===== design/flow/design.v =====
`timescale 1ns / 1ps
module ram_based_shift_regs #(
    parameter integer data_width = 8,  
    parameter integer delay_n = 16,  
    parameter shift_type = "ram",  
    parameter ram_type = "lutram",  
    parameter INIT_FILE = "no_init",  
    parameter en_output_register_init = "true",  
    parameter output_register_init_v = 0,  
    parameter real simulation_delay = 1  
)(
    input wire clk,
    input wire resetn,
    input wire[data_width-1:0] shift_in,
    input wire ce,
    output wire[data_width-1:0] shift_out
);
    function integer clogb2 (input integer bit_depth);
        integer temp;
    begin
        temp = bit_depth;
        for(clogb2 = -1;temp > 0;clogb2 = clogb2 + 1)
            temp = temp >> 1;
    end
    endfunction
    reg[data_width-1:0] shift_ffs[delay_n-1:0];
    genvar shift_ffs_i;
    generate
        for(shift_ffs_i = 0;shift_ffs_i < delay_n;shift_ffs_i = shift_ffs_i + 1)
        begin:shift_ffs_blk
            if(en_output_register_init == "false")
            begin
                always @(posedge clk)
                begin
                    if(ce)
                        shift_ffs[shift_ffs_i] <= (shift_ffs_i == 0) ?
                            shift_in:shift_ffs[shift_ffs_i-1];
                end
            end
            else
            begin
                always @(posedge clk or negedge resetn)
                begin
                    if(~resetn)
                        shift_ffs[shift_ffs_i] <= output_register_init_v;
                    else if(ce)
                        shift_ffs[shift_ffs_i] <= (shift_ffs_i == 0) ?
                            shift_in:shift_ffs[shift_ffs_i-1];
                end
            end
        end
    endgenerate
    assign shift_out = shift_ffs[delay_n-1];
endmodule
`timescale 1ns / 1ps
module add_tree_2_4_8_16_32 #(
    parameter integer add_input_n = 16,  
	parameter integer add_width = 32,  
	parameter real simulation_delay = 1  
)(
	input wire aclk,
	input wire aresetn,
	input wire aclken,
	input wire[add_input_n*add_width-1:0] add_in,
	input wire add_in_vld,
	output wire signed[add_width+5-1:0] add_out,
	output wire add_out_vld
);
	wire signed[add_width-1:0] add_s0_in[0:31];
	wire add_s0_in_vld;
	reg signed[add_width+1-1:0] add_s0_out[0:15];
	reg add_s0_out_vld;
	genvar add_s0_i;
	generate
		for(add_s0_i = 0;add_s0_i < 16;add_s0_i = add_s0_i + 1)
		begin:add_s0_blk
			always @(posedge aclk)
			begin
				if(aclken & add_s0_in_vld)
					add_s0_out[add_s0_i] <= add_s0_in[add_s0_i*2] + add_s0_in[add_s0_i*2+1];
			end
		end
	endgenerate
	always @(posedge aclk or negedge aresetn)
	begin
		if(~aresetn)
			add_s0_out_vld <= 1'b0;
		else if(aclken)
			add_s0_out_vld <= add_s0_in_vld;
	end
	wire signed[add_width+1-1:0] add_s1_in[0:15];
	wire add_s1_in_vld;
	reg signed[add_width+2-1:0] add_s1_out[0:7];
	reg add_s1_out_vld;
	genvar add_s1_i;
	generate
		for(add_s1_i = 0;add_s1_i < 8;add_s1_i = add_s1_i + 1)
		begin:add_s1_blk
			always @(posedge aclk)
			begin
				if(aclken & add_s1_in_vld)
					add_s1_out[add_s1_i] <= add_s1_in[add_s1_i*2] + add_s1_in[add_s1_i*2+1];
			end
		end
	endgenerate
	always @(posedge aclk or negedge aresetn)
	begin
		if(~aresetn)
			add_s1_out_vld <= 1'b0;
		else if(aclken)
			add_s1_out_vld <= add_s1_in_vld;
	end
	wire signed[add_width+2-1:0] add_s2_in[0:7];
	wire add_s2_in_vld;
	reg signed[add_width+3-1:0] add_s2_out[0:3];
	reg add_s2_out_vld;
	genvar add_s2_i;
	generate
		for(add_s2_i = 0;add_s2_i < 4;add_s2_i = add_s2_i + 1)
		begin:add_s2_blk
			always @(posedge aclk)
			begin
				if(aclken & add_s2_in_vld)
					add_s2_out[add_s2_i] <= add_s2_in[add_s2_i*2] + add_s2_in[add_s2_i*2+1];
			end
		end
	endgenerate
	always @(posedge aclk or negedge aresetn)
	begin
		if(~aresetn)
			add_s2_out_vld <= 1'b0;
		else if(aclken)
			add_s2_out_vld <= add_s2_in_vld;
	end
	wire signed[add_width+3-1:0] add_s3_in[0:3];
	wire add_s3_in_vld;
	reg signed[add_width+4-1:0] add_s3_out[0:1];
	reg add_s3_out_vld;
	genvar add_s3_i;
	generate
		for(add_s3_i = 0;add_s3_i < 2;add_s3_i = add_s3_i + 1)
		begin:add_s3_blk
			always @(posedge aclk)
			begin
				if(aclken & add_s3_in_vld)
					add_s3_out[add_s3_i] <= add_s3_in[add_s3_i*2] + add_s3_in[add_s3_i*2+1];
			end
		end
	endgenerate
	always @(posedge aclk or negedge aresetn)
	begin
		if(~aresetn)
			add_s3_out_vld <= 1'b0;
		else if(aclken)
			add_s3_out_vld <= add_s3_in_vld;
	end
	wire signed[add_width+4-1:0] add_s4_in[0:1];
	wire add_s4_in_vld;
	reg signed[add_width+5-1:0] add_s4_out;
	reg add_s4_out_vld;
	assign add_out = add_s4_out;
	assign add_out_vld = add_s4_out_vld;
	always @(posedge aclk)
	begin
		if(aclken & add_s4_in_vld)
			add_s4_out <= add_s4_in[0] + add_s4_in[1];
	end
	always @(posedge aclk or negedge aresetn)
	begin
		if(~aresetn)
			add_s4_out_vld <= 1'b0;
		else if(aclken)
			add_s4_out_vld <= add_s4_in_vld;
	end
	genvar add_s0_in_i;
	generate
		for(add_s0_in_i = 0;add_s0_in_i < 32;add_s0_in_i = add_s0_in_i + 1)
		begin:add_s0_in_blk
			if(add_input_n == 32)
				assign add_s0_in[add_s0_in_i] = $signed(add_in[(add_s0_in_i+1)*add_width-1:add_s0_in_i*add_width]);
			else
				assign add_s0_in[add_s0_in_i] = {add_width{1'bx}};
		end
	endgenerate
	genvar add_s1_in_i;
	generate
		for(add_s1_in_i = 0;add_s1_in_i < 16;add_s1_in_i = add_s1_in_i + 1)
		begin:add_s1_in_blk
			if(add_input_n == 16)
				assign add_s1_in[add_s1_in_i] = $signed(add_in[(add_s1_in_i+1)*add_width-1:add_s1_in_i*add_width]);
			else
				assign add_s1_in[add_s1_in_i] = add_s0_out[add_s1_in_i];
		end
	endgenerate
	genvar add_s2_in_i;
	generate
		for(add_s2_in_i = 0;add_s2_in_i < 8;add_s2_in_i = add_s2_in_i + 1)
		begin:add_s2_in_blk
			if(add_input_n == 8)
				assign add_s2_in[add_s2_in_i] = $signed(add_in[(add_s2_in_i+1)*add_width-1:add_s2_in_i*add_width]);
			else
				assign add_s2_in[add_s2_in_i] = add_s1_out[add_s2_in_i];
		end
	endgenerate
	genvar add_s3_in_i;
	generate
		for(add_s3_in_i = 0;add_s3_in_i < 4;add_s3_in_i = add_s3_in_i + 1)
		begin:add_s3_in_blk
			if(add_input_n == 4)
				assign add_s3_in[add_s3_in_i] = $signed(add_in[(add_s3_in_i+1)*add_width-1:add_s3_in_i*add_width]);
			else
				assign add_s3_in[add_s3_in_i] = add_s2_out[add_s3_in_i];
		end
	endgenerate
	genvar add_s4_in_i;
	generate
		for(add_s4_in_i = 0;add_s4_in_i < 2;add_s4_in_i = add_s4_in_i + 1)
		begin:add_s4_in_blk
			if(add_input_n == 2)
				assign add_s4_in[add_s4_in_i] = $signed(add_in[(add_s4_in_i+1)*add_width-1:add_s4_in_i*add_width]);
			else
				assign add_s4_in[add_s4_in_i] = add_s3_out[add_s4_in_i];
		end
	endgenerate
	assign add_s0_in_vld = (add_input_n == 32) ? add_in_vld:1'b0;
	assign add_s1_in_vld = (add_input_n == 16) ? add_in_vld:add_s0_out_vld;
	assign add_s2_in_vld = (add_input_n == 8) ? add_in_vld:add_s1_out_vld;
	assign add_s3_in_vld = (add_input_n == 4) ? add_in_vld:add_s2_out_vld;
	assign add_s4_in_vld = (add_input_n == 2) ? add_in_vld:add_s3_out_vld;
endmodule
`timescale 1ns / 1ps
module max_tree_2_4_8_16_32 #(
    parameter integer cmp_input_n = 4,  
	parameter integer cmp_width = 4,  
	parameter real simulation_delay = 1  
)(
	input wire aclk,
	input wire aresetn,
	input wire aclken,
	input wire[cmp_input_n*cmp_width-1:0] cmp_in,
	input wire cmp_in_vld,
	output wire signed[cmp_width-1:0] cmp_out,
	output wire cmp_out_vld
);
	wire signed[cmp_width-1:0] cmp_in_arr[0:31];
	wire[31:0] cmp_in_mask;
	genvar cmp_in_i;
	generate
		for(cmp_in_i = 0;cmp_in_i < 32;cmp_in_i = cmp_in_i + 1)
		begin:cmp_in_blk
			assign cmp_in_arr[cmp_in_i] = 
				((cmp_in_i % (32/cmp_input_n)) == 0) ? 
					cmp_in[((cmp_in_i/(32/cmp_input_n))+1)*cmp_width-1:(cmp_in_i/(32/cmp_input_n))*cmp_width]:
					{1'b1, {(cmp_width-1){1'b0}}};
			assign cmp_in_mask[cmp_in_i] = 
				((cmp_in_i % (32/cmp_input_n)) == 0) ? 
					1'b1:
					1'b0;
		end
	endgenerate
	wire signed[cmp_width-1:0] cmp_s1_res[0:15];
	wire[15:0] cmp_s1_mask;
	wire signed[cmp_width-1:0] cmp_s2_res[0:7];
	wire[7:0] cmp_s2_mask;
	reg signed[cmp_width-1:0] cmp_s3_res[0:3];
	reg[3:0] cmp_s3_mask;
	reg cmp_in_vld_d1;
	genvar cmp_s1_i;
	generate
		for(cmp_s1_i = 0;cmp_s1_i < 16;cmp_s1_i = cmp_s1_i + 1)
		begin:cmp_s1_blk
			assign cmp_s1_res[cmp_s1_i] = 
				(cmp_in_mask[cmp_s1_i*2] & (cmp_in_arr[cmp_s1_i*2] > cmp_in_arr[cmp_s1_i*2+1])) ? 
					cmp_in_arr[cmp_s1_i*2]:
					cmp_in_arr[cmp_s1_i*2+1];
			assign cmp_s1_mask[cmp_s1_i] = 
				cmp_in_mask[cmp_s1_i*2] | cmp_in_mask[cmp_s1_i*2+1];
		end
	endgenerate
	genvar cmp_s2_i;
	generate
		for(cmp_s2_i = 0;cmp_s2_i < 8;cmp_s2_i = cmp_s2_i + 1)
		begin:cmp_s2_blk
			assign cmp_s2_res[cmp_s2_i] = 
				(cmp_s1_mask[cmp_s2_i*2] & (cmp_s1_res[cmp_s2_i*2] > cmp_s1_res[cmp_s2_i*2+1])) ? 
					cmp_s1_res[cmp_s2_i*2]:
					cmp_s1_res[cmp_s2_i*2+1];
			assign cmp_s2_mask[cmp_s2_i] = 
				cmp_s1_mask[cmp_s2_i*2] | cmp_s1_mask[cmp_s2_i*2+1];
		end
	endgenerate
	genvar cmp_s3_i;
	generate
		for(cmp_s3_i = 0;cmp_s3_i < 4;cmp_s3_i = cmp_s3_i + 1)
		begin:cmp_s3_blk
			always @(posedge aclk)
			begin
				if(aclken & cmp_in_vld)
				begin
					cmp_s3_res[cmp_s3_i] <= 
						(cmp_s2_mask[cmp_s3_i*2] & (cmp_s2_res[cmp_s3_i*2] > cmp_s2_res[cmp_s3_i*2+1])) ? 
							cmp_s2_res[cmp_s3_i*2]:
							cmp_s2_res[cmp_s3_i*2+1];
					cmp_s3_mask[cmp_s3_i] <= 
						cmp_s2_mask[cmp_s3_i*2] | cmp_s2_mask[cmp_s3_i*2+1];
				end
			end
		end
	endgenerate
	always @(posedge aclk or negedge aresetn)
	begin
		if(~aresetn)
			cmp_in_vld_d1 <= 1'b0;
		else if(aclken)
			cmp_in_vld_d1 <= cmp_in_vld;
	end
	wire signed[cmp_width-1:0] cmp_s4_res[0:1];
	wire[1:0] cmp_s4_mask;
	reg signed[cmp_width-1:0] cmp_s5_res;
	reg cmp_in_vld_d2;
	assign cmp_s4_res[0] = 
		(cmp_s3_mask[0] & (cmp_s3_res[0] > cmp_s3_res[1])) ? 
			cmp_s3_res[0]:
			cmp_s3_res[1];
	assign cmp_s4_res[1] = 
		(cmp_s3_mask[2] & (cmp_s3_res[2] > cmp_s3_res[3])) ? 
			cmp_s3_res[2]:
			cmp_s3_res[3];
	assign cmp_s4_mask[0] = cmp_s3_mask[0] | cmp_s3_mask[1];
	assign cmp_s4_mask[1] = cmp_s3_mask[2] | cmp_s3_mask[3];
	always @(posedge aclk)
	begin
		if(aclken & cmp_in_vld_d1)
			cmp_s5_res <= 
				(cmp_s4_mask[0] & (cmp_s4_res[0] > cmp_s4_res[1])) ? 
					cmp_s4_res[0]:
					cmp_s4_res[1];
	end
	always @(posedge aclk or negedge aresetn)
	begin
		if(~aresetn)
			cmp_in_vld_d2 <= 1'b0;
		else if(aclken)
			cmp_in_vld_d2 <= cmp_in_vld_d1;
	end
	assign cmp_out = cmp_s5_res;
	assign cmp_out_vld = cmp_in_vld_d2;
endmodule
`timescale 1ns / 1ps
module signed_mul #(
	parameter integer op_a_width = 16,  
	parameter integer op_b_width = 16,  
	parameter integer output_width = 32,  
	parameter en_in_reg = "false",  
	parameter en_out_reg = "false",  
	parameter real simulation_delay = 1  
)(
	input wire clk,
	input wire ce_in_reg,
	input wire ce_mul,
	input wire ce_out_reg,
	input wire signed[op_a_width-1:0] op_a,
	input wire signed[op_b_width-1:0] op_b,
	output wire signed[output_width-1:0] res
);
	reg signed[op_a_width-1:0] op_a_r;
	reg signed[op_b_width-1:0] op_b_r;
	always @(posedge clk)
	begin
		if(ce_in_reg)
		begin
			op_a_r <= op_a;
			op_b_r <= op_b;
		end
	end
	wire signed[op_a_width-1:0] mul_in1;
	wire signed[op_b_width-1:0] mul_in2;
	reg signed[(op_a_width+op_b_width)-1:0] mul_res;
	assign mul_in1 = (en_in_reg == "false") ? op_a:op_a_r;
	assign mul_in2 = (en_in_reg == "false") ? op_b:op_b_r;
	always @(posedge clk)
	begin
		if(ce_mul)
			mul_res <= mul_in1 * mul_in2;
	end
	reg signed[(op_a_width+op_b_width)-1:0] res_r;
	assign res = (en_out_reg == "false") ? mul_res:res_r;
	always @(posedge clk)
	begin
		if(ce_out_reg)
			res_r <= mul_res;
	end
endmodule
`timescale 1ns / 1ps
module conv_mac_cell #(
	parameter integer ATOMIC_C = 4,  
	parameter EN_SMALL_FP16 = "true",  
	parameter integer INFO_ALONG_WIDTH = 2,  
	parameter real SIM_DELAY = 1  
)(
	input wire aclk,
	input wire aresetn,
	input wire aclken,
	input wire[1:0] calfmt,  
	input wire[ATOMIC_C*16-1:0] mac_in_ftm,  
	input wire[ATOMIC_C*16-1:0] mac_in_wgt,  
	input wire mac_in_ftm_masked,  
	input wire[INFO_ALONG_WIDTH-1:0] mac_in_info_along,  
	input wire mac_in_valid,  
	output wire[7:0] mac_out_exp,  
	output wire signed[39:0] mac_out_frac,  
	output wire[INFO_ALONG_WIDTH-1:0] mac_out_info_along,  
	output wire mac_out_valid,  
	output wire[ATOMIC_C*16-1:0] mul_op_a,  
	output wire[ATOMIC_C*16-1:0] mul_op_b,  
	output wire mul_ce,  
	input wire[ATOMIC_C*32-1:0] mul_res  
);
    function integer clogb2(input integer bit_depth);
    begin
		if(bit_depth == 0)
			clogb2 = 0;
		else
		begin
			for(clogb2 = -1;bit_depth > 0;clogb2 = clogb2 + 1)
				bit_depth = bit_depth >> 1;
		end
    end
    endfunction
	localparam CAL_FMT_INT8 = 2'b00;
	localparam CAL_FMT_INT16 = 2'b01;
	localparam CAL_FMT_FP16 = 2'b10;
	wire mul_ce_inner;
	wire signed[15:0] mul_op_a_arr[0:ATOMIC_C-1];  
	wire signed[15:0] mul_op_b_arr[0:ATOMIC_C-1];  
	reg mul_ce_inner_d1;
	reg signed[15:0] mul_op_a_arr_d1[0:ATOMIC_C-1];  
	reg signed[15:0] mul_op_b_arr_d1[0:ATOMIC_C-1];  
	wire signed[31:0] mul_res_arr[0:ATOMIC_C-1];  
	assign mul_ce = aclken & mul_ce_inner_d1;
	genvar mul_i;
	generate
		for(mul_i = 0;mul_i < ATOMIC_C;mul_i = mul_i + 1)
		begin:mul_blk
			assign mul_op_a[mul_i*16+15:mul_i*16] = mul_op_a_arr_d1[mul_i];
			assign mul_op_b[mul_i*16+15:mul_i*16] = mul_op_b_arr_d1[mul_i];
			assign mul_res_arr[mul_i] = $signed(mul_res[mul_i*32+31:mul_i*32]);
			always @(posedge aclk)
			begin
				if(aclken & mul_ce_inner)
				begin
					mul_op_a_arr_d1[mul_i] <= mul_op_a_arr[mul_i];
					mul_op_b_arr_d1[mul_i] <= mul_op_b_arr[mul_i];
				end
			end
		end
	endgenerate
	always @(posedge aclk or negedge aresetn)
	begin
		if(~aresetn)
			mul_ce_inner_d1 <= 1'b0;
		else if(aclken)
			mul_ce_inner_d1 <= mul_ce_inner;
	end
	wire[15:0] mac_in_ftm_arr[0:ATOMIC_C-1];  
	wire[15:0] mac_in_wgt_arr[0:ATOMIC_C-1];  
	genvar mac_in_i;
	generate
		for(mac_in_i = 0;mac_in_i < ATOMIC_C;mac_in_i = mac_in_i + 1)
		begin:mac_in_blk
			assign mac_in_ftm_arr[mac_in_i] = mac_in_ftm[mac_in_i*16+15:mac_in_i*16];
			assign mac_in_wgt_arr[mac_in_i] = mac_in_wgt[mac_in_i*16+15:mac_in_i*16];
		end
	endgenerate
	wire signed[31:0] add_tree_in_arr[0:ATOMIC_C-1];
	wire[ATOMIC_C*32-1:0] add_tree_in;
	wire add_tree_in_mask;
	wire add_tree_in_valid;
	wire signed[36:0] add_tree_out;
	wire add_tree_out_mask;
	wire add_tree_out_valid;
	genvar add_tree_in_i;
	generate
		for(add_tree_in_i = 0;add_tree_in_i < ATOMIC_C;add_tree_in_i = add_tree_in_i + 1)
		begin:add_tree_in_blk
			assign add_tree_in[add_tree_in_i*32+31:add_tree_in_i*32] = add_tree_in_arr[add_tree_in_i];
		end
	endgenerate
	generate
		if(ATOMIC_C != 1)
		begin
			add_tree_2_4_8_16_32 #(
				.add_input_n(ATOMIC_C),
				.add_width(32),
				.simulation_delay(SIM_DELAY)
			)add_tree_u(
				.aclk(aclk),
				.aresetn(aresetn),
				.aclken(aclken),
				.add_in(add_tree_in),
				.add_in_vld(add_tree_in_valid),
				.add_out(add_tree_out),
				.add_out_vld(add_tree_out_valid)
			);
			ram_based_shift_regs #(
				.data_width(1),
				.delay_n(clogb2(ATOMIC_C)),
				.shift_type("ff"),
				.en_output_register_init("true"),
				.simulation_delay(SIM_DELAY)
			)delay_for_mask_along_with_add_tree_u(
				.clk(aclk),
				.resetn(aresetn),
				.shift_in(add_tree_in_mask),
				.ce(aclken),
				.shift_out(add_tree_out_mask)
			);
		end
		else
		begin
			assign add_tree_out = $signed(add_tree_in);
			assign add_tree_out_mask = add_tree_in_mask;
			assign add_tree_out_valid = add_tree_in_valid;
		end
	endgenerate
	reg mac_in_valid_d1;  
	reg mac_in_valid_d2;  
	reg mac_in_valid_d3;  
	reg mac_in_valid_d4;  
	always @(posedge aclk or negedge aresetn)
	begin
		if(~aresetn)
			{mac_in_valid_d4, mac_in_valid_d3, mac_in_valid_d2, mac_in_valid_d1} <= 4'b0000;
		else if(aclken)
			{mac_in_valid_d4, mac_in_valid_d3, mac_in_valid_d2, mac_in_valid_d1} <= 
				{mac_in_valid_d3, mac_in_valid_d2, mac_in_valid_d1, mac_in_valid};
	end
	reg mac_in_ftm_masked_d1;  
	reg mac_in_ftm_masked_d2;  
	reg mac_in_ftm_masked_d3;  
	reg mac_in_ftm_masked_d4;  
	always @(posedge aclk)
	begin
		if(aclken & mac_in_valid)
			mac_in_ftm_masked_d1 <= mac_in_ftm_masked;
	end
	always @(posedge aclk)
	begin
		if(aclken & mac_in_valid_d1)
			mac_in_ftm_masked_d2 <= mac_in_ftm_masked_d1;
	end
	always @(posedge aclk)
	begin
		if(aclken & mac_in_valid_d2)
			mac_in_ftm_masked_d3 <= mac_in_ftm_masked_d2;
	end
	always @(posedge aclk)
	begin
		if(aclken & mac_in_valid_d3)
			mac_in_ftm_masked_d4 <= mac_in_ftm_masked_d3;
	end
	wire signed[15:0] mul_op_a_int16_arr[0:ATOMIC_C-1];  
	wire signed[15:0] mul_op_b_int16_arr[0:ATOMIC_C-1];  
	wire mul_ce_int16;  
	wire signed[31:0] add_tree_in_int16_arr[0:ATOMIC_C-1];
	wire add_tree_in_int16_mask;
	wire add_tree_in_int16_valid;
	wire signed[39:0] mac_out_frac_int16;  
	wire mac_out_int16_mask;
	wire mac_out_int16_valid;
	assign mul_ce_int16 = mac_in_valid & (~mac_in_ftm_masked);
	assign add_tree_in_int16_mask = mac_in_ftm_masked_d2;
	assign add_tree_in_int16_valid = mac_in_valid_d2;
	assign mac_out_frac_int16 = {{3{add_tree_out[36]}}, add_tree_out};
	assign mac_out_int16_mask = add_tree_out_mask;
	assign mac_out_int16_valid = add_tree_out_valid;
	genvar cal_int16_i;
	generate
		for(cal_int16_i = 0;cal_int16_i < ATOMIC_C;cal_int16_i = cal_int16_i + 1)
		begin:cal_int16_blk
			assign mul_op_a_int16_arr[cal_int16_i] = $signed(mac_in_ftm_arr[cal_int16_i]);
			assign mul_op_b_int16_arr[cal_int16_i] = $signed(mac_in_wgt_arr[cal_int16_i]);
			assign add_tree_in_int16_arr[cal_int16_i] = mul_res_arr[cal_int16_i];
		end
	endgenerate
	wire signed[15:0] mul_op_a_fp16_arr[0:ATOMIC_C-1];  
	wire signed[15:0] mul_op_b_fp16_arr[0:ATOMIC_C-1];  
	wire mul_ce_fp16;  
	wire signed[31:0] add_tree_in_fp16_arr[0:ATOMIC_C-1];
	wire add_tree_in_fp16_mask;
	wire add_tree_in_fp16_valid;
	wire signed[4:0] max_cmp_tree_in_arr[0:ATOMIC_C-1];  
	wire[ATOMIC_C*5-1:0] max_cmp_tree_in;  
	wire max_cmp_tree_in_valid;  
	wire signed[4:0] max_cmp_tree_out;  
	wire[7:0] mac_out_exp_fp16;  
	wire signed[39:0] mac_out_frac_fp16;  
	wire mac_out_fp16_mask;
	wire mac_out_fp16_valid;
	wire fp16_s_f[0:ATOMIC_C-1];  
	wire[4:0] fp16_e_f[0:ATOMIC_C-1];  
	wire[9:0] fp16_m_f[0:ATOMIC_C-1];  
	wire fp16_s_w[0:ATOMIC_C-1];  
	wire[4:0] fp16_e_w[0:ATOMIC_C-1];  
	wire[9:0] fp16_m_w[0:ATOMIC_C-1];  
	wire[13:0] fp16_mts_f[0:ATOMIC_C-1];  
	wire[13:0] fp16_mts_w[0:ATOMIC_C-1];  
	reg fp16_mtso_sign[0:ATOMIC_C-1];  
	reg fp16_mtso_sign_d1[0:ATOMIC_C-1];  
	reg[3:0] fp16_e_h3_f_add_w[0:ATOMIC_C-1];  
	reg[3:0] fp16_e_h3_f_add_w_d1[0:ATOMIC_C-1];  
	reg[3:0] fp16_e_h3_f_add_w_d2[0:ATOMIC_C-1];  
	wire[3:0] fp16_func;  
	reg[3:0] fp16_func_d1;  
	wire[5:0] fp16_set[0:ATOMIC_C-1];  
	reg signed[28:0] fp16_signed_mtso[0:ATOMIC_C-1];  
	reg signed[28:0] fp16_shifted_mtso[0:ATOMIC_C-1];  
	assign mul_ce_fp16 = mac_in_valid & (~mac_in_ftm_masked);
	assign add_tree_in_fp16_mask = mac_in_ftm_masked_d4;
	assign add_tree_in_fp16_valid = mac_in_valid_d4;
	assign max_cmp_tree_in_valid = (calfmt == CAL_FMT_FP16) & mac_in_valid_d1 & (~mac_in_ftm_masked_d1);
	assign mac_out_frac_fp16 = {{3{add_tree_out[36]}}, add_tree_out};
	assign mac_out_fp16_mask = add_tree_out_mask;
	assign mac_out_fp16_valid = add_tree_out_valid;
	assign fp16_func = max_cmp_tree_out[3:0];
	genvar fp16_in_i;
	generate
		for(fp16_in_i = 0;fp16_in_i < ATOMIC_C;fp16_in_i = fp16_in_i + 1)
		begin:fp16_in_blk
			assign {fp16_s_f[fp16_in_i], fp16_e_f[fp16_in_i], fp16_m_f[fp16_in_i]} = 
				mac_in_ftm_arr[fp16_in_i];
			assign {fp16_s_w[fp16_in_i], fp16_e_w[fp16_in_i], fp16_m_w[fp16_in_i]} = 
				mac_in_wgt_arr[fp16_in_i];
		end
	endgenerate
	genvar fp16_mts_i;
	generate
		for(fp16_mts_i = 0;fp16_mts_i < ATOMIC_C;fp16_mts_i = fp16_mts_i + 1)
		begin:fp16_mts_blk
			assign fp16_mts_f[fp16_mts_i] = 
				{3'b000, (EN_SMALL_FP16 == "false") | (fp16_e_f[fp16_mts_i] != 5'b00000), fp16_m_f[fp16_mts_i]} << 
					(
						((EN_SMALL_FP16 == "false") | (fp16_e_f[fp16_mts_i] != 5'b00000)) ? 
							fp16_e_f[fp16_mts_i][1:0]:
							2'b01
					);
			assign fp16_mts_w[fp16_mts_i] = 
				{3'b000, (EN_SMALL_FP16 == "false") | (fp16_e_w[fp16_mts_i] != 5'b00000), fp16_m_w[fp16_mts_i]} << 
					(
						((EN_SMALL_FP16 == "false") | (fp16_e_w[fp16_mts_i] != 5'b00000)) ? 
							fp16_e_w[fp16_mts_i][1:0]:
							2'b01
					);
		end
	endgenerate
	genvar fp16_mtso_sign_i;
	generate
		for(fp16_mtso_sign_i = 0;fp16_mtso_sign_i < ATOMIC_C;fp16_mtso_sign_i = fp16_mtso_sign_i + 1)
		begin:fp16_mtso_sign_blk
			always @(posedge aclk)
			begin
				if(aclken & (calfmt == CAL_FMT_FP16) & mac_in_valid & (~mac_in_ftm_masked))
					fp16_mtso_sign[fp16_mtso_sign_i] <= fp16_s_f[fp16_mtso_sign_i] ^ fp16_s_w[fp16_mtso_sign_i];
			end
			always @(posedge aclk)
			begin
				if(aclken & (calfmt == CAL_FMT_FP16) & mac_in_valid_d1 & (~mac_in_ftm_masked_d1))
					fp16_mtso_sign_d1[fp16_mtso_sign_i] <= fp16_mtso_sign[fp16_mtso_sign_i];
			end
		end
	endgenerate
	genvar fp16_mts_mul_i;
	generate
		for(fp16_mts_mul_i = 0;fp16_mts_mul_i < ATOMIC_C;fp16_mts_mul_i = fp16_mts_mul_i + 1)
		begin:fp16_mts_mul_blk
			assign mul_op_a_fp16_arr[fp16_mts_mul_i] = {2'b00, fp16_mts_f[fp16_mts_mul_i]};
			assign mul_op_b_fp16_arr[fp16_mts_mul_i] = {2'b00, fp16_mts_w[fp16_mts_mul_i]};
		end
	endgenerate
	genvar fp16_e_h3_f_add_w_i;
	generate
		for(fp16_e_h3_f_add_w_i = 0;fp16_e_h3_f_add_w_i < ATOMIC_C;fp16_e_h3_f_add_w_i = fp16_e_h3_f_add_w_i + 1)
		begin:fp16_e_h3_f_add_w_blk
			always @(posedge aclk)
			begin
				if(aclken & (calfmt == CAL_FMT_FP16) & mac_in_valid & (~mac_in_ftm_masked))
					fp16_e_h3_f_add_w[fp16_e_h3_f_add_w_i] <= 
						fp16_e_f[fp16_e_h3_f_add_w_i][4:2] + fp16_e_w[fp16_e_h3_f_add_w_i][4:2];
			end
			always @(posedge aclk)
			begin
				if(aclken & (calfmt == CAL_FMT_FP16) & mac_in_valid_d1 & (~mac_in_ftm_masked_d1))
					fp16_e_h3_f_add_w_d1[fp16_e_h3_f_add_w_i] <= 
						fp16_e_h3_f_add_w[fp16_e_h3_f_add_w_i];
			end
			always @(posedge aclk)
			begin
				if(aclken & (calfmt == CAL_FMT_FP16) & mac_in_valid_d2 & (~mac_in_ftm_masked_d2))
					fp16_e_h3_f_add_w_d2[fp16_e_h3_f_add_w_i] <= 
						fp16_e_h3_f_add_w_d1[fp16_e_h3_f_add_w_i];
			end
		end
	endgenerate
	genvar fp16_signed_mtso_i;
	generate
		for(fp16_signed_mtso_i = 0;fp16_signed_mtso_i < ATOMIC_C;fp16_signed_mtso_i = fp16_signed_mtso_i + 1)
		begin:fp16_signed_mtso_blk
			always @(posedge aclk)
			begin
				if(aclken & (calfmt == CAL_FMT_FP16) & mac_in_valid_d2 & (~mac_in_ftm_masked_d2))
					fp16_signed_mtso[fp16_signed_mtso_i] <= 
						fp16_mtso_sign_d1[fp16_signed_mtso_i] ? 
							({1'b1, ~mul_res_arr[fp16_signed_mtso_i][27:0]} + 1'b1):
							{1'b0, mul_res_arr[fp16_signed_mtso_i][27:0]};
			end
		end
	endgenerate
	genvar max_cmp_tree_in_i;
	generate
		for(max_cmp_tree_in_i = 0;max_cmp_tree_in_i < ATOMIC_C;max_cmp_tree_in_i = max_cmp_tree_in_i + 1)
		begin:max_cmp_tree_in_blk
			assign max_cmp_tree_in_arr[max_cmp_tree_in_i] = 
				{1'b0, fp16_e_h3_f_add_w[max_cmp_tree_in_i]};
			assign max_cmp_tree_in[max_cmp_tree_in_i*5+4:max_cmp_tree_in_i*5] = 
				max_cmp_tree_in_arr[max_cmp_tree_in_i];
		end
	endgenerate
	generate
		if(ATOMIC_C != 1)
		begin
			max_tree_2_4_8_16_32 #(
				.cmp_input_n(ATOMIC_C),
				.cmp_width(5),
				.simulation_delay(SIM_DELAY)
			)max_tree_u(
				.aclk(aclk),
				.aresetn(aresetn),
				.aclken(aclken),
				.cmp_in(max_cmp_tree_in),
				.cmp_in_vld(max_cmp_tree_in_valid),
				.cmp_out(max_cmp_tree_out),
				.cmp_out_vld()
			);
		end
		else
		begin
			reg[4:0] max_cmp_tree_in_d1;  
			reg[4:0] max_cmp_tree_in_d2;  
			reg max_cmp_tree_in_valid_d1;  
			reg max_cmp_tree_in_valid_d2;  
			assign max_cmp_tree_out = max_cmp_tree_in_d2;
			always @(posedge aclk or negedge aresetn)
			begin
				if(~aresetn)
					{max_cmp_tree_in_valid_d2, max_cmp_tree_in_valid_d1} <= 2'b00;
				else if(aclken)
					{max_cmp_tree_in_valid_d2, max_cmp_tree_in_valid_d1} <= 
						{max_cmp_tree_in_valid_d1, max_cmp_tree_in_valid};
			end
			always @(posedge aclk)
			begin
				if(aclken & max_cmp_tree_in_valid)
					max_cmp_tree_in_d1 <= max_cmp_tree_in;
			end
			always @(posedge aclk)
			begin
				if(aclken & max_cmp_tree_in_valid_d1)
					max_cmp_tree_in_d2 <= max_cmp_tree_in_d1;
			end
		end
	endgenerate
	genvar fp16_shifted_mtso_i;
	generate
		for(fp16_shifted_mtso_i = 0;fp16_shifted_mtso_i < ATOMIC_C;fp16_shifted_mtso_i = fp16_shifted_mtso_i + 1)
		begin:fp16_shifted_mtso_blk
			assign fp16_set[fp16_shifted_mtso_i] = 
				{fp16_func - fp16_e_h3_f_add_w_d2[fp16_shifted_mtso_i], 2'b00};
			always @(posedge aclk)
			begin
				if(aclken & (calfmt == CAL_FMT_FP16) & mac_in_valid_d3 & (~mac_in_ftm_masked_d3))
				begin
					if(fp16_set[fp16_shifted_mtso_i] >= 6'd32)
						fp16_shifted_mtso[fp16_shifted_mtso_i] <= 29'd0;
					else
						fp16_shifted_mtso[fp16_shifted_mtso_i] <= 
							(fp16_set[fp16_shifted_mtso_i] == 6'd0) ? fp16_signed_mtso[fp16_shifted_mtso_i]:
							(fp16_set[fp16_shifted_mtso_i] == 6'd4)  ? {
																	       {4{fp16_signed_mtso[fp16_shifted_mtso_i][28]}}, 
																		   fp16_signed_mtso[fp16_shifted_mtso_i][28:4]
																	   }:
							(fp16_set[fp16_shifted_mtso_i] == 6'd8)  ? {
																	       {8{fp16_signed_mtso[fp16_shifted_mtso_i][28]}}, 
																		   fp16_signed_mtso[fp16_shifted_mtso_i][28:8]
																	   }:
							(fp16_set[fp16_shifted_mtso_i] == 6'd12) ? {
																	       {12{fp16_signed_mtso[fp16_shifted_mtso_i][28]}}, 
																		   fp16_signed_mtso[fp16_shifted_mtso_i][28:12]
																	   }:
							(fp16_set[fp16_shifted_mtso_i] == 6'd16) ? {
																	       {16{fp16_signed_mtso[fp16_shifted_mtso_i][28]}}, 
																		   fp16_signed_mtso[fp16_shifted_mtso_i][28:16]
																	   }:
							(fp16_set[fp16_shifted_mtso_i] == 6'd20) ? {
																	       {20{fp16_signed_mtso[fp16_shifted_mtso_i][28]}}, 
																		   fp16_signed_mtso[fp16_shifted_mtso_i][28:20]
																	   }:
							(fp16_set[fp16_shifted_mtso_i] == 6'd24) ? {
																	       {24{fp16_signed_mtso[fp16_shifted_mtso_i][28]}}, 
																		   fp16_signed_mtso[fp16_shifted_mtso_i][28:24]
																	   }:
																	   {
																	       {28{fp16_signed_mtso[fp16_shifted_mtso_i][28]}}, 
																		   fp16_signed_mtso[fp16_shifted_mtso_i][28:28]
																	   };
				end
			end
		end
	endgenerate
	genvar fp16_chn_acumm_i;
	generate
		for(fp16_chn_acumm_i = 0;fp16_chn_acumm_i < ATOMIC_C;fp16_chn_acumm_i = fp16_chn_acumm_i + 1)
		begin:fp16_chn_acumm_blk
			assign add_tree_in_fp16_arr[fp16_chn_acumm_i] = 
				{{3{fp16_shifted_mtso[fp16_chn_acumm_i][28]}}, fp16_shifted_mtso[fp16_chn_acumm_i]};
		end
	endgenerate
	generate
		if(ATOMIC_C != 1)
		begin
			ram_based_shift_regs #(
				.data_width(8),
				.delay_n(clogb2(ATOMIC_C)),
				.shift_type("ff"),
				.en_output_register_init("true"),
				.simulation_delay(SIM_DELAY)
			)delay_for_fp16_func_u(
				.clk(aclk),
				.resetn(aresetn),
				.shift_in({2'b00, fp16_func_d1, 2'b00}),
				.ce(aclken & (calfmt == CAL_FMT_FP16)),
				.shift_out(mac_out_exp_fp16)
			);
		end
		else
		begin
			assign mac_out_exp_fp16 = {2'b00, fp16_func_d1, 2'b00};
		end
	endgenerate
	always @(posedge aclk)
	begin
		if(aclken & (calfmt == CAL_FMT_FP16) & mac_in_valid_d3 & (~mac_in_ftm_masked_d3))
			fp16_func_d1 <= fp16_func;
	end
	assign mul_ce_inner = 
		((calfmt == CAL_FMT_FP16) & mul_ce_fp16) | 
		((calfmt == CAL_FMT_INT16) & mul_ce_int16);
	genvar mul_reuse_i;
	generate
		for(mul_reuse_i = 0;mul_reuse_i < ATOMIC_C;mul_reuse_i = mul_reuse_i + 1)
		begin:mul_reuse_blk
			assign mul_op_a_arr[mul_reuse_i] = 
				(calfmt == CAL_FMT_FP16) ? 
					mul_op_a_fp16_arr[mul_reuse_i]:
					mul_op_a_int16_arr[mul_reuse_i];
			assign mul_op_b_arr[mul_reuse_i] = 
				(calfmt == CAL_FMT_FP16) ? 
					mul_op_b_fp16_arr[mul_reuse_i]:
					mul_op_b_int16_arr[mul_reuse_i];
		end
	endgenerate
	assign add_tree_in_mask = 
		aclken & (
			((calfmt == CAL_FMT_FP16) & add_tree_in_fp16_mask) | 
			((calfmt == CAL_FMT_INT16) & add_tree_in_int16_mask)
		);
	assign add_tree_in_valid = 
		aclken & (
			((calfmt == CAL_FMT_FP16) & add_tree_in_fp16_valid) | 
			((calfmt == CAL_FMT_INT16) & add_tree_in_int16_valid)
		);
	genvar add_tree_reuse_i;
	generate
		for(add_tree_reuse_i = 0;add_tree_reuse_i < ATOMIC_C;add_tree_reuse_i = add_tree_reuse_i + 1)
		begin:add_tree_reuse_blk
			assign add_tree_in_arr[add_tree_reuse_i] = 
				(calfmt == CAL_FMT_FP16) ? 
					add_tree_in_fp16_arr[add_tree_reuse_i]:
					add_tree_in_int16_arr[add_tree_reuse_i];
		end
	endgenerate
	wire[INFO_ALONG_WIDTH-1:0] mac_out_info_along_fp16;  
	wire[INFO_ALONG_WIDTH-1:0] mac_out_info_along_int16;  
	assign mac_out_exp = 
		((calfmt == CAL_FMT_FP16) & (~mac_out_fp16_mask)) ? 
			mac_out_exp_fp16:
			8'd24;
	assign mac_out_frac = 
		(calfmt == CAL_FMT_FP16) ? 
			(mac_out_fp16_mask ? 40'd0:mac_out_frac_fp16):
			(mac_out_int16_mask ? 40'd0:mac_out_frac_int16);
	assign mac_out_info_along = 
		(calfmt == CAL_FMT_FP16) ? 
			mac_out_info_along_fp16:
			mac_out_info_along_int16;
	assign mac_out_valid = 
		aclken & (
			((calfmt == CAL_FMT_FP16) & mac_out_fp16_valid) | 
			((calfmt == CAL_FMT_INT16) & mac_out_int16_valid)
		);
	ram_based_shift_regs #(
		.data_width(INFO_ALONG_WIDTH),
		.delay_n(2+clogb2(ATOMIC_C)),
		.shift_type("ff"),
		.en_output_register_init("true"),
		.simulation_delay(SIM_DELAY)
	)delay_for_info_along_int16_u(
		.clk(aclk),
		.resetn(aresetn),
		.shift_in(mac_in_info_along),
		.ce(aclken),
		.shift_out(mac_out_info_along_int16)
	);
	ram_based_shift_regs #(
		.data_width(INFO_ALONG_WIDTH),
		.delay_n(2),
		.shift_type("ff"),
		.en_output_register_init("true"),
		.simulation_delay(SIM_DELAY)
	)delay_for_info_along_fp16_u(
		.clk(aclk),
		.resetn(aresetn),
		.shift_in(mac_out_info_along_int16),
		.ce(aclken & (calfmt == CAL_FMT_FP16)),
		.shift_out(mac_out_info_along_fp16)
	);
endmodule
`timescale 1ns / 1ps
module conv_mac_unit (
	input wire aclk,
	input wire aresetn,
	input wire aclken,
	input wire[1:0] calfmt,
	input wire[8*16-1:0] mac_in_ftm,
	input wire[8*16-1:0] mac_in_wgt,
	input wire mac_in_ftm_masked,
	input wire[1:0] mac_in_info_along,
	input wire mac_in_valid,
	output wire[7:0] mac_out_exp,
	output wire[39:0] mac_out_frac,
	output wire[1:0] mac_out_info_along,
	output wire mac_out_valid
);
	localparam integer ATOMIC_C = 8;
	wire[ATOMIC_C*16-1:0] mul_op_a;
	wire[ATOMIC_C*16-1:0] mul_op_b;
	wire mul_ce;
	wire[ATOMIC_C*32-1:0] mul_res;
	conv_mac_cell #(
		.ATOMIC_C(ATOMIC_C),
		.EN_SMALL_FP16("true"),
		.INFO_ALONG_WIDTH(2),
		.SIM_DELAY(0)
	)mac_cell_u(
		.aclk(aclk),
		.aresetn(aresetn),
		.aclken(aclken),
		.calfmt(calfmt),
		.mac_in_ftm(mac_in_ftm),
		.mac_in_wgt(mac_in_wgt),
		.mac_in_ftm_masked(mac_in_ftm_masked),
		.mac_in_info_along(mac_in_info_along),
		.mac_in_valid(mac_in_valid),
		.mac_out_exp(mac_out_exp),
		.mac_out_frac(mac_out_frac),
		.mac_out_info_along(mac_out_info_along),
		.mac_out_valid(mac_out_valid),
		.mul_op_a(mul_op_a),
		.mul_op_b(mul_op_b),
		.mul_ce(mul_ce),
		.mul_res(mul_res)
	);
	genvar mul_i;
	generate
		for(mul_i = 0;mul_i < ATOMIC_C;mul_i = mul_i + 1)
		begin:mul_blk
			signed_mul #(
				.op_a_width(16),
				.op_b_width(16),
				.output_width(32),
				.en_in_reg("false"),
				.en_out_reg("false"),
				.simulation_delay(0)
			)mul_u(
				.clk(aclk),
				.ce_in_reg(1'b0),
				.ce_mul(mul_ce),
				.ce_out_reg(1'b0),
				.op_a(mul_op_a[mul_i*16+15:mul_i*16]),
				.op_b(mul_op_b[mul_i*16+15:mul_i*16]),
				.res(mul_res[mul_i*32+31:mul_i*32])
			);
		end
	endgenerate
endmodule

===== design/flow/run.sh =====
#!/bin/bash
# the make line also repeats each setting of config.mk as NAME=value (left out here)
make -C /OpenROAD-flow-scripts/flow DESIGN_CONFIG=/design/flow/config.mk WORK_HOME=/design/flow/orfs CLKGATE_MAP_FILE= finish

===== design/flow/config.mk =====
export PLATFORM = sky130hd
export DESIGN_NAME = conv_mac_unit
export DESIGN_NICKNAME = conv_mac_unit
export VERILOG_FILES = /design/flow/design.v
export SDC_FILE = /design/flow/constraint.sdc
export NUM_CORES = 4
export LEC_CHECK = 0
export CAP_MARGIN = 15
export CORE_MARGIN = 2
export CORE_UTILIZATION = 63
export GPL_ROUTABILITY_DRIVEN = 1
export PLACE_DENSITY = 0.6
export SETUP_SLACK_MARGIN = 3.04
export SLEW_MARGIN = 20

===== design/flow/constraint.sdc =====
create_clock -name core_clock -period 12.3 [get_ports {aclk}]
set_input_delay 2.4600 -clock core_clock [delete_from_list [all_inputs] [get_ports {aclk}]]
set_output_delay 2.4600 -clock core_clock [all_outputs]
set_load 0.01 [all_outputs]

==> results of run 1 <==
through the flow:
stage	hold slack, ns	area [sq um]
2_1_floorplan	0.4003	156500
3_3_place_gp	0.4027	162100
3_5_place_dp	0.4045	162100
4_1_cts	0.4139	167500
5_1_grt	0.4178	167500
6_report	0.4140	167500
cell type report:
type / instances / area [sq um] / area share
flip-flops and latches: 1395 / 41700 / 0.2489
well taps: 3312 / 4144 / 0.02473
diodes: 5 / 12.51 / 0.00007468
repair buffers: 381 / 3729 / 0.02225
clock inverters: 111 / 1052 / 0.006281
clock buffers: 196 / 4358 / 0.02601
inverters: 2565 / 9628 / 0.05747
multi-input cells: 11419 / 102900 / 0.6143
layer usage:
layer,GRT usage,up-vias,part of all wire
met5,0,-,0.00021
met4,0.1282,14,0.040
met3,0.06018,1020,0.089
met2,0.5456,5147,0.46
met1,0.4751,58021,0.41
li1,-,52167,-
==> PnR_summary.wiki, run 1 <==
== Metrics ==
{| class="wikitable"
! Metric !! Value
|-
| Run status || complete, no violations
|-
| ANT nets after route || 0
|-
| Post-cts sizing count || 0
|-
| Largest net degree at the start of global routing || approximately 140
|-
| Proportion of synthesized flip-flops having asynchronous set or reset || 0.02724
|-
| Main logic family after synthesis || adder cells
|-
| Data arrival, critical path || a little over 5 ns
|-
| Series of cell instances along the critical path || clkdlybuf4s50_1, nand2b_4, buf_4, nor3b_1, clkdlybuf4s50_1
|-
| Clock tree from TritonCTS || built
|-
| Count of warnings emitted by yosys || 32
|-
| Synthesis-to-finish area growth || 7.115%
|-
| Max stage delay cell, worst path || sky130_fd_sc_hd__nand2b_4
|-
| Layout Utilization || 0.6800
|-
| Pre-placement core utilization || 0.6348
|-
| Buffering stage count on the worst path with inverters included || 3
|-
| Wire length of the first global-routing pass || 669.8 mm
|-
| Slowest Stage Delay on Critical Path || 0.73 ns
|-
| Internal power || around 24000 uW
|-
| Combinational power || 31900 uW
|-
| Count of flip-flops with a built-in enable after synthesis || between 1000 and 1500
|-
| Complex Gates by Area || 0.1058
|-
| Post-cts hold-fix buffer tally || 0
|-
| Capturing instance or port of the critical path || mac_out_exp[2]
|-
| WS Path Type || primary input to output port
|-
| Stage-log warning count || around 50
|-
| Yosys cell count || around 16000
|-
| Number of buffers inserted by port buffering || 311
|-
| Largest area contributor in the synthesized netlist || sky130_fd_sc_hd__fa_1
|-
| Cell total after placement || 19071
|-
| Iteration tally of the first detailed-router pass || 6
|-
| Net switching fraction of the power || 0.4794
|-
| Total of endpoints with negative setup slack in the final report || 0
|-
| Final clock period utilization by the worst path || 0.6181
|-
| Leak pwr || around 0.074 uW
|-
| Average cell area after synthesis || 9.774 sq um
|-
| Number of filler instances in the final layout || about 19000
|-
| Worst hold path stage count || 0
|-
| Setup TNS after final layout || 0 ns
|-
| Number of clock sinks || around 1400
|-
| Number of buffers created by CTS || around 170
|-
| Total power consumption of the routed design || 45150 uW
|-
| Post-route insts no fill || approximately 19000
|-
| Global placement routability congestion || around 1
|-
| Synth cell count leaders || sky130_fd_sc_hd__inv_1, sky130_fd_sc_hd__nand2_1, sky130_fd_sc_hd__fa_1
|-
| Switching component of the power || 21640 uW
|-
| I/O pins || approximately 320
|-
| Number of different library cells in the post-synthesis netlist || slightly above 90
|-
| Tally of max-capacitance violations || 0
|-
| Number of max-slew violations in the final report || 0
|-
| Area of the mapped netlist || about 160000 sq um
|-
| Fraction of post-synthesis cell area in the top cell type by area || 0.2712
|-
| Area fraction in xor and xnor cells || 0.04155
|-
| Global-route total usage across every layer || 0.3435
|-
| Endpoint required time on the critical path || just under 10 ns
|-
| Summed standard-cell area reported by yosys || approximately 160000 sq um
|-
| DR DRC count || 0
|-
| Final hold viol count || 0
|-
| Worst slack after detailed placement || around 4.4 ns
|-
| Top cells by area || sky130_fd_sc_hd__fa_1, sky130_fd_sc_hd__edfxtp_1, sky130_fd_sc_hd__ha_1
|-
| Post-route minimum period || ~7.6 ns
|-
| Power group with the largest share || combinational cells
|-
| Count of vias placed by the detailed router || about 120k
|-
| Clock group || a little under 5000 uW
|-
| Hold/Removal Path Class || register to register
|-
| Vert. Die Dim || approximately 500 um
|-
| Most frequent cell after synthesis || sky130_fd_sc_hd__inv_1
|-
| Portion of netlist area occupied by mux cells || 0.01709
|-
| Area enclosed by the die boundary || around 250000 sq um
|-
| Worst path setup slack after routing || roughly 4.7 ns
|-
| Flops after synth || 1395
|-
| Worst-margin pin slew || around 1.1 ns
|-
| Per-cell routed wire length || between 20 and 25 um
|-
| Net count reported at finish || a little under 20000
|-
| Die boundary width || about 500 um
|-
| Crit. Startpoint || calfmt[0]
|-
| Clock transition at path regs || about 0.060 ns
|-
| Root Driver || sky130_fd_sc_hd__clkbuf_16
|-
| Detailed router's first-iteration violation count || 11328
|-
| Worst-case clock buffer depth || 3
|-
| Crit start category || primary input
|-
| Reg2reg path depth || 21
|-
| Part of the power in registers || 0.185
|-
| Fmax || 0.1315 GHz
|-
| Setup repair after global routing missed its margin || no
|-
| Seq power || between 8000 and 9000 uW
|-
| Relative max-transition margin || 0.2437
|-
| Synthesized-area fraction occupied by adder cells || 0.3488
|-
| Area of the core region || 246400 sq um
|-
| Min-delay src || mac_cell_u.fp16_e_h3_f_add_w_d1[6][3]
|-
| Overall routed net length || about 430 mm
|-
| Commonest register cell after synthesis || sky130_fd_sc_hd__edfxtp_1
|-
| Count of mapped cells out of synthesis || between 15000 and 20000
|-
| Pwr/cell area || between 200 and 300 nW/um^2
|-
| Combinational cell fraction of total power || 0.706
|-
| IR drop worst, VDD || 0.6475 mV
|-
| Capture endpoint of the worst hold path || mac_cell_u.fp16_e_h3_f_add_w_d2[6][3]
|-
| Most numerous cell on the critical path || sky130_fd_sc_hd__clkdlybuf4s50_1
|-
| Count of cell instances traversed by the critical path || 5
|-
| End of the worst register-to-register path || mul_blk[4].mul_u.mul_res[31]
|-
| Part of the Yosys area used for sequential elements || 0.2666
|-
| CTS H-tree depth || 4
|-
| Internal reg-to-reg setup slack || about 5 ns
|-
| Critical path capture point type || output port
|-
| Cell family with the largest share of critical-path delay || buffers and inverters
|-
| Clock power frac || 0.109
|-
| Post-CTS setup-driven buffer insertion count || 0
|-
| Grt ovf || 0
|-
| Number of standard-cell rows in the floorplan || about 180
|-
| Largest fanout on the critical path || around 67
|-
| Number of antenna violations at the first check in global routing || 18
|-
| Final HPWL DP || 336.5 mm
|-
| Fin Clk Skew || about 0.038 ns
|-
| Vias in the first global route || between 100k and 150k
|-
| Fraction of the mapped netlist area in simple logic gates || 0.1433
|-
| Worst flop-to-flop path startpoint || mac_cell_u.mul_op_a_arr_d1[4][11]
|-
| Via count normalized by instance count || roughly 6
|-
| Clock latency of the later-clocked register in the worst-skew pair || 0.86 ns
|}
==> inputs of run 2 (changes only) <==
- ABC_AREA: default -> 0
- CAP_MARGIN: 15 -> 20
- CELL_PAD_IN_SITES_DETAIL_PLACEMENT: default -> 1
- CORE_ASPECT_RATIO: default -> 1.33
- CORE_MARGIN: 2 -> 9
- CORE_UTILIZATION: 63 -> 40
- CTS_CLUSTER_DIAMETER: default -> 159
- GPL_ROUTABILITY_DRIVEN: 1 -> default
- MIN_ROUTING_LAYER: default -> met2
- PLACE_DENSITY: 0.6 -> 0.95
- SETUP_SLACK_MARGIN: 3.04 -> default
- SLEW_MARGIN: 20 -> 0
- clock period: 12.3 -> 7.0 ns (I/O delays scaled with it)
==> run 2 against run 1 <==
Compared with the run above: the flow now stops in 5_1_grt; die area increased by 64%; area after synthesis did not move; synthesized cell count stayed put.
==> PnR_summary.wiki, run 2 <==
== Metrics ==
{| class="wikitable"
! Metric !! Value
|-
| Cell total after placement || 21094 (+11%)
|-
| Synth cell count leaders || sky130_fd_sc_hd__inv_1, sky130_fd_sc_hd__nand2_1, sky130_fd_sc_hd__fa_1
|-
| Flops after synth || 1395 (unchanged)
|-
| Pre-placement core utilization || 0.4020 (-0.2328)
|-
| Fraction of post-synthesis cell area in the top cell type by area || 0.2712 (unchanged)
|-
| Failing step || 5_1_grt
|-
| Area enclosed by the die boundary || 414100 sq um (+64%)
|-
| Number of standard-cell rows in the floorplan || 264 (+45%)
|-
| Portion of netlist area occupied by mux cells || 0.01709 (unchanged)
|-
| Count of mapped cells out of synthesis || 16003 (unchanged)
|-
| Part of the Yosys area used for sequential elements || 0.2666 (unchanged)
|-
| Area of the mapped netlist || 156400 sq um (unchanged)
|-
| I/O pins || 316 (unchanged)
|-
| Number of clock sinks || 1395 (unchanged)
|-
| Grt ovf || 6664
|-
| Commonest register cell after synthesis || sky130_fd_sc_hd__edfxtp_1
|-
| Yosys cell count || 16003 (unchanged)
|-
| Number of buffers inserted by port buffering || 311 (unchanged)
|-
| CTS H-tree depth || 4 (unchanged)
|-
| Count of flip-flops with a built-in enable after synthesis || 1357 (unchanged)
|-
| Run status || aborted with a tool error
|-
| Root Driver || sky130_fd_sc_hd__clkbuf_16
|-
| Error that ended the run || [ERROR GRT-0116] Global routing finished with congestion. Check the congestion regions in the DRC Viewer.
|-
| Global-route total usage across every layer || 0.6809
|-
| Average cell area after synthesis || 9.774 sq um (unchanged)
|-
| Final HPWL DP || 509.7 mm (+51%)
|-
| Number of buffers created by CTS || 159 (-3.6%)
|-
| Count of warnings emitted by yosys || 32 (unchanged)
|-
| Synthesized-area fraction occupied by adder cells || 0.3488 (unchanged)
|-
| Area of the core region || 389100 sq um (+58%)
|-
| Vert. Die Dim || 739.2 um (+47%)
|-
| Global placement routability congestion || 1.028 (+4.7%)
|-
| Fraction of the mapped netlist area in simple logic gates || 0.1433 (unchanged)
|-
| Worst-case clock buffer depth || 4 (+1)
|-
| Top cells by area || sky130_fd_sc_hd__fa_1, sky130_fd_sc_hd__edfxtp_1, sky130_fd_sc_hd__ha_1
|-
| Complex Gates by Area || 0.1058 (unchanged)
|-
| Largest area contributor in the synthesized netlist || sky130_fd_sc_hd__fa_1
|-
| Area fraction in xor and xnor cells || 0.04155 (unchanged)
|-
| Post-cts hold-fix buffer tally || 0 (unchanged)
|-
| Die boundary width || 560.2 um (+12%)
|-
| Proportion of synthesized flip-flops having asynchronous set or reset || 0.02724 (unchanged)
|-
| Main logic family after synthesis || adder cells
|-
| Most frequent cell after synthesis || sky130_fd_sc_hd__inv_1
|-
| Number of different library cells in the post-synthesis netlist || 91 (unchanged)
|-
| Summed standard-cell area reported by yosys || 156400 sq um (unchanged)
|}
[run 2: metal layers]
layer	global-route usage	overflow
met5	0.5903	517
met4	0.6114	1694
met3	0.7220	2506
met2	0.6925	1947
met1	-	-
[run 2: what timing repair did]
item / in CTS
pin swaps: 4
setup buffers: 344
gates resized: 57
setup endpoints to repair: 60
[run 2: metrics by stage]
stage | area, sq um | util | setup slack (ns)
after detailed placement | 165700 | 0.4257 | -0.6321
after floorplan | 156500 | - | -1.691
after CTS | 173900 | 0.4469 | 0.0008109
after global placement | 165700 | 0.4257 | 0.2731
==> inputs of run 3 (changes only) <==
- ABC_AREA: 0 -> default
- CELL_PAD_IN_SITES_DETAIL_PLACEMENT: 1 -> default
- CORE_ASPECT_RATIO: 1.33 -> default
- CORE_MARGIN: 9 -> 2
- CORE_UTILIZATION: 40 -> 70
- CTS_CLUSTER_DIAMETER: 159 -> default
- MAX_ROUTING_LAYER: default -> met4
- MIN_ROUTING_LAYER: met2 -> default
- PLACE_DENSITY: 0.95 -> default
- SLEW_MARGIN: 0 -> 20
- clock period: 7.0 -> 3.25 ns (I/O delays scaled with it)
==> run 3 against run 2 <==
Compared with the run above: the flow again stops in 5_1_grt; die area is 45% lower; synthesized cell count stayed put; area after synthesis stayed put.
==> PnR_summary.wiki, run 3 <==
== Metrics ==
{| class="wikitable"
! Metric !! Value
|-
| Global placement routability congestion || 1.038 (+0.97%)
|-
| Grt ovf || 19
|-
| Synthesized-area fraction occupied by adder cells || 0.3488 (unchanged)
|-
| Count of flip-flops with a built-in enable after synthesis || 1357 (unchanged)
|-
| Die boundary width || 476.7 um (-15%)
|-
| Proportion of synthesized flip-flops having asynchronous set or reset || 0.02724 (unchanged)
|-
| Error that ended the run || [ERROR GRT-0232] Routing congestion too high. Check the congestion heatmap in the GUI.
|-
| Area of the mapped netlist || 156400 sq um (unchanged)
|-
| Worst-case clock buffer depth || 3 (-1)
|-
| Root Driver || sky130_fd_sc_hd__clkbuf_16
|-
| Number of clock sinks || 1395 (unchanged)
|-
| Largest area contributor in the synthesized netlist || sky130_fd_sc_hd__fa_1
|-
| Number of buffers created by CTS || 158 (-0.63%)
|-
| Summed standard-cell area reported by yosys || 156400 sq um (unchanged)
|-
| Count of warnings emitted by yosys || 32 (unchanged)
|-
| Average cell area after synthesis || 9.774 sq um (unchanged)
|-
| Portion of netlist area occupied by mux cells || 0.01709 (unchanged)
|-
| Part of the Yosys area used for sequential elements || 0.2666 (unchanged)
|-
| Number of standard-cell rows in the floorplan || 173 (-34%)
|-
| Area of the core region || 222100 sq um (-43%)
|-
| Most frequent cell after synthesis || sky130_fd_sc_hd__inv_1
|-
| Yosys cell count || 16003 (unchanged)
|-
| Failing step || 5_1_grt
|-
| Number of different library cells in the post-synthesis netlist || 91 (unchanged)
|-
| Top cells by area || sky130_fd_sc_hd__fa_1, sky130_fd_sc_hd__edfxtp_1, sky130_fd_sc_hd__ha_1
|-
| Area enclosed by the die boundary || 227200 sq um (-45%)
|-
| Synth cell count leaders || sky130_fd_sc_hd__inv_1, sky130_fd_sc_hd__nand2_1, sky130_fd_sc_hd__fa_1
|-
| Global-route total usage across every layer || 0.5884
|-
| Worst slack after detailed placement || -3.474 ns (-2.842 ns)
|-
| Main logic family after synthesis || adder cells
|-
| I/O pins || 316 (unchanged)
|-
| Complex Gates by Area || 0.1058 (unchanged)
|-
| Number of buffers inserted by port buffering || 311 (unchanged)
|-
| Final HPWL DP || 385.1 mm (-24%)
|-
| Run status || aborted with a tool error
|-
| Instance area at placement || 178000 sq um (+7.5%)
|-
| Fraction of post-synthesis cell area in the top cell type by area || 0.2712 (unchanged)
|-
| CTS H-tree depth || 4 (unchanged)
|-
| Count of mapped cells out of synthesis || 16003 (unchanged)
|-
| Vert. Die Dim || 476.7 um (-36%)
|-
| Fraction of the mapped netlist area in simple logic gates || 0.1433 (unchanged)
|-
| Pre-placement core utilization || 0.7043 (+0.3023)
|-
| Commonest register cell after synthesis || sky130_fd_sc_hd__edfxtp_1
|-
| Area fraction in xor and xnor cells || 0.04155 (unchanged)
|-
| Flops after synth || 1395 (unchanged)
|}
run 3: metrics by stage:
step,power (uW),cells,hold slack (ns)
after detailed placement,184800,20799,0.4045
after CTS,231100,21363,0.3815
after global placement,174900,20799,0.4008
after floorplan,118400,16006,0.3544
run 3: timing repair:
action	CTS
hold buffers	1
setup buffers	311
gates resized	995
gates cloned	1
pin swaps	629
endpoints found under the setup margin	378
hold endpoints to repair	38
run 3: layer usage:
metal	global-route usage	overflow
met1	0.6328	0
met2	0.7902	6
met3	0.3098	4
met4	0.5045	9
met5	-	-
==> inputs of run 4 (changes only) <==
- CORE_UTILIZATION: 70 -> 65
- MAX_ROUTING_LAYER: met4 -> default
- PLACE_DENSITY: default -> 0.39
- SETUP_SLACK_MARGIN: default -> 1.55
- clock period: 3.25 -> 6.58 ns (I/O delays scaled with it)
==> run 4 against run 3 <==
Compared with the run above: synthesized cell count unchanged; area after synthesis unchanged; die area up 7.6%; now clean on timing, DRC and antenna.
==> PnR_summary.wiki, run 4 <==
== Metrics ==
{| class="wikitable"
! Metric !! Value
|-
| Run status || complete, no violations
|-
| Final HPWL DP || 348.9 mm (-9.4%)
|-
| Vias in the first global route || roughly 120k
|-
| Cell family with the largest share of critical-path delay || adder cells
|-
| Critical path capture point type || register
|-
| Area enclosed by the die boundary || 244600 sq um (+7.6%)
|-
| Combinational power || a little over 70000 uW
|-
| Crit start category || register
|-
| Number of different library cells in the post-synthesis netlist || 91 (unchanged)
|-
| Number of filler instances in the final layout || 16667
|-
| Summed standard-cell area reported by yosys || 156400 sq um (unchanged)
|-
| Power group with the largest share || combinational cells
|-
| Synthesis-to-finish area growth || 13.27%
|-
| DR DRC count || 0
|-
| Fraction of post-synthesis cell area in the top cell type by area || 0.2712 (unchanged)
|-
| Number of buffers created by CTS || 161 (+1.9%)
|-
| Number of clock sinks || 1395 (unchanged)
|-
| Worst-margin pin slew || between 1 and 1.5 ns
|-
| Number of standard-cell rows in the floorplan || 180 (+4.0%)
|-
| Tally of max-capacitance violations || 0
|-
| Synth cell count leaders || sky130_fd_sc_hd__inv_1, sky130_fd_sc_hd__nand2_1, sky130_fd_sc_hd__fa_1
|-
| CTS H-tree depth || 4 (unchanged)
|-
| Series of cell instances along the critical path || buf_6, buf_4, buf_4, and2_4, fa_1, fa_1, fa_1, fa_1, fa_1, inv_2, fa_1, inv_2, ha_4, a21o_1, a21o_1, a21oi_2, o21ai_1, a21oi_2, o21ai_2, or4_4, a31o_4, a21oi_2, xnor2_1
|-
| Count of warnings emitted by yosys || 32 (unchanged)
|-
| Final clock period utilization by the worst path || 0.9672
|-
| Area fraction in xor and xnor cells || 0.04155 (unchanged)
|-
| Pwr/cell area || between 500 and 600 nW/um^2
|-
| Pre-placement core utilization || 0.6521 (-0.05218)
|-
| Count of cell instances traversed by the critical path || 23
|-
| Overall routed net length || around 450 mm
|-
| Internal reg-to-reg setup slack || around 0.22 ns
|-
| Clock latency of the later-clocked register in the worst-skew pair || approximately 0.86 ns
|-
| Net switching fraction of the power || 0.4660
|-
| Combinational cell fraction of total power || 0.749
|-
| Data arrival, critical path || 6.95 ns
|-
| Area taken by flip-flops and latches || 41700 sq um
|-
| Number of antenna violations at the first check in global routing || 30
|-
| Seq power || roughly 15000 uW
|-
| Per-cell routed wire length || roughly 22 um
|-
| Grt ovf || 0
|-
| Main logic family after synthesis || adder cells
|-
| Vert. Die Dim || 494.5 um (+3.7%)
|-
| Complex Gates by Area || 0.1058 (unchanged)
|-
| Internal power || about 52000 uW
|-
| ANT nets after route || 0
|-
| Clock transition at path regs || 0.06 ns
|-
| Clock tree from TritonCTS || built
|-
| Global-route total usage across every layer || 0.3660
|-
| Total of endpoints with negative setup slack in the final report || 0
|-
| Largest area contributor in the synthesized netlist || sky130_fd_sc_hd__fa_1
|-
| Clock power frac || 0.095
|-
| Number of max-slew violations in the final report || 0
|-
| Switching component of the power || ~45000 uW
|-
| Post-route minimum period || between 6 and 7 ns
|-
| Detailed router's first-iteration violation count || about 12000
|-
| Hold/Removal Path Class || register to register
|-
| End of the worst register-to-register path || mul_blk[7].mul_u.mul_res[30]
|-
| Commonest register cell after synthesis || sky130_fd_sc_hd__edfxtp_1
|-
| Part of the Yosys area used for sequential elements || 0.2666 (unchanged)
|-
| Reg2reg path depth || 23
|-
| Count of mapped cells out of synthesis || 16003 (unchanged)
|-
| Area of the mapped netlist || 156400 sq um (unchanged)
|-
| Number of buffers inserted by port buffering || 311 (unchanged)
|-
| Fmax || around 0.16 GHz
|-
| Max stage delay cell, worst path || sky130_fd_sc_hd__fa_1
|-
| Crit. Startpoint || mac_cell_u.mul_op_a_arr_d1[7][5]
|-
| Iteration tally of the first detailed-router pass || 6
|-
| Count of flip-flops with a built-in enable after synthesis || 1357 (unchanged)
|-
| Net count reported at finish || 20164
|-
| Capturing instance or port of the critical path || mul_blk[7].mul_u.mul_res[30]
|-
| Post-cts hold-fix buffer tally || 0 (-1)
|-
| Root Driver || sky130_fd_sc_hd__clkbuf_16
|-
| Endpoint required time on the critical path || approximately 7 ns
|-
| Relative max-transition margin || 0.2270
|-
| Global placement routability congestion || 0.9881 (-4.8%)
|-
| Die boundary width || 494.5 um (+3.7%)
|-
| WS Path Type || register to register
|-
| Leak pwr || about 0.08 uW
|-
| Area of the multi-input gates || 105200 sq um
|-
| Buffering stage count on the worst path with inverters included || 5
|-
| I/O pins || 316 (unchanged)
|-
| Fin Clk Skew || about 0.035 ns
|-
| Worst hold path stage count || 0
|-
| Capture endpoint of the worst hold path || mac_cell_u.fp16_e_h3_f_add_w_d2[1][2]
|-
| Portion of netlist area occupied by mux cells || 0.01709 (unchanged)
|-
| Final hold viol count || 0
|-
| Top cells by area || sky130_fd_sc_hd__fa_1, sky130_fd_sc_hd__edfxtp_1, sky130_fd_sc_hd__ha_1
|-
| Stage-log warning count || 38
|-
| Synthesized-area fraction occupied by adder cells || 0.3488 (unchanged)
|-
| Clock group || ~9000 uW
|-
| Count of vias placed by the detailed router || ~120k
|-
| Total power consumption of the routed design || 97060 uW
|-
| Setup repair after global routing missed its margin || yes
|-
| Yosys cell count || 16003 (unchanged)
|-
| Worst-case clock buffer depth || 3 (unchanged)
|-
| Area of the core region || 239900 sq um (+8.0%)
|-
| Most frequent cell after synthesis || sky130_fd_sc_hd__inv_1
|-
| Worst flop-to-flop path startpoint || mac_cell_u.mul_op_a_arr_d1[7][5]
|-
| Largest net degree at the start of global routing || ~110
|-
| Final worst hold slack || approximately 0.4 ns
|-
| Fraction of the mapped netlist area in simple logic gates || 0.1433 (unchanged)
|-
| Part of the power in registers || 0.156
|-
| Slowest Stage Delay on Critical Path || 0.58 ns
|-
| Min-delay src || mac_cell_u.fp16_e_h3_f_add_w_d1[1][2]
|-
| Via count normalized by instance count || about 6
|-
| Average cell area after synthesis || 9.774 sq um (unchanged)
|-
| Wire length of the first global-routing pass || 692.5 mm
|-
| IR drop worst, VDD || ~0.83 mV
|-
| Proportion of synthesized flip-flops having asynchronous set or reset || 0.02724 (unchanged)
|-
| Largest fanout on the critical path || 5
|-
| Most numerous cell on the critical path || sky130_fd_sc_hd__fa_1
|-
| Flops after synth || 1395 (unchanged)
|}
[run 4: timing repair]
| action | 4_1_cts | 5_1_grt |
|---|---|---|
| setup buffers | 369 | 178 |
| setup endpoints to repair | 216 | 246 |
| pin swaps | 233 | 242 |
| resized | 327 | 305 |
| gates cloned | 2 | 0 |
[run 4: cell type report]
class,count,share of cell area
Timing Repair Buffer,1268,0.06372
Clock inverter,109,0.006808
Inverter,2565,0.05442
Clock buffer,184,0.02335
Multi-Input combinational cell,11419,0.5937
Tap cell,3185,0.02249
Sequential cell,1395,0.2354
Antenna cell,8,0.0001130
[run 4: layer usage]
layer  wire length (um)  track usage  up-vias  part of all wire
li1                   -            -    53950                 -
met1             172300       0.4863    60257              0.38
met2             212600       0.5918     6031              0.47
met3              41510      0.06567     1290             0.092
met4              22950       0.1612       24             0.051
met5                161            0        -           0.00036
[run 4: through the flow]
stage          setup WS, ns  setup TNS (ns)  instances    util  area (sq um)
2_1_floorplan        -2.027        -1271.41      16006       -        156600
3_5_place_dp        -0.1172         -0.3512      19280  0.6863        164600
6_report             0.2159               0      20133  0.7386        177200
3_3_place_gp        0.01612               0      19280  0.6863        164600
5_1_grt             0.05525               0      20129  0.7386        177200
4_1_cts              0.2251               0      19944  0.7276        174500
Power and IR drop assume default switching activity.
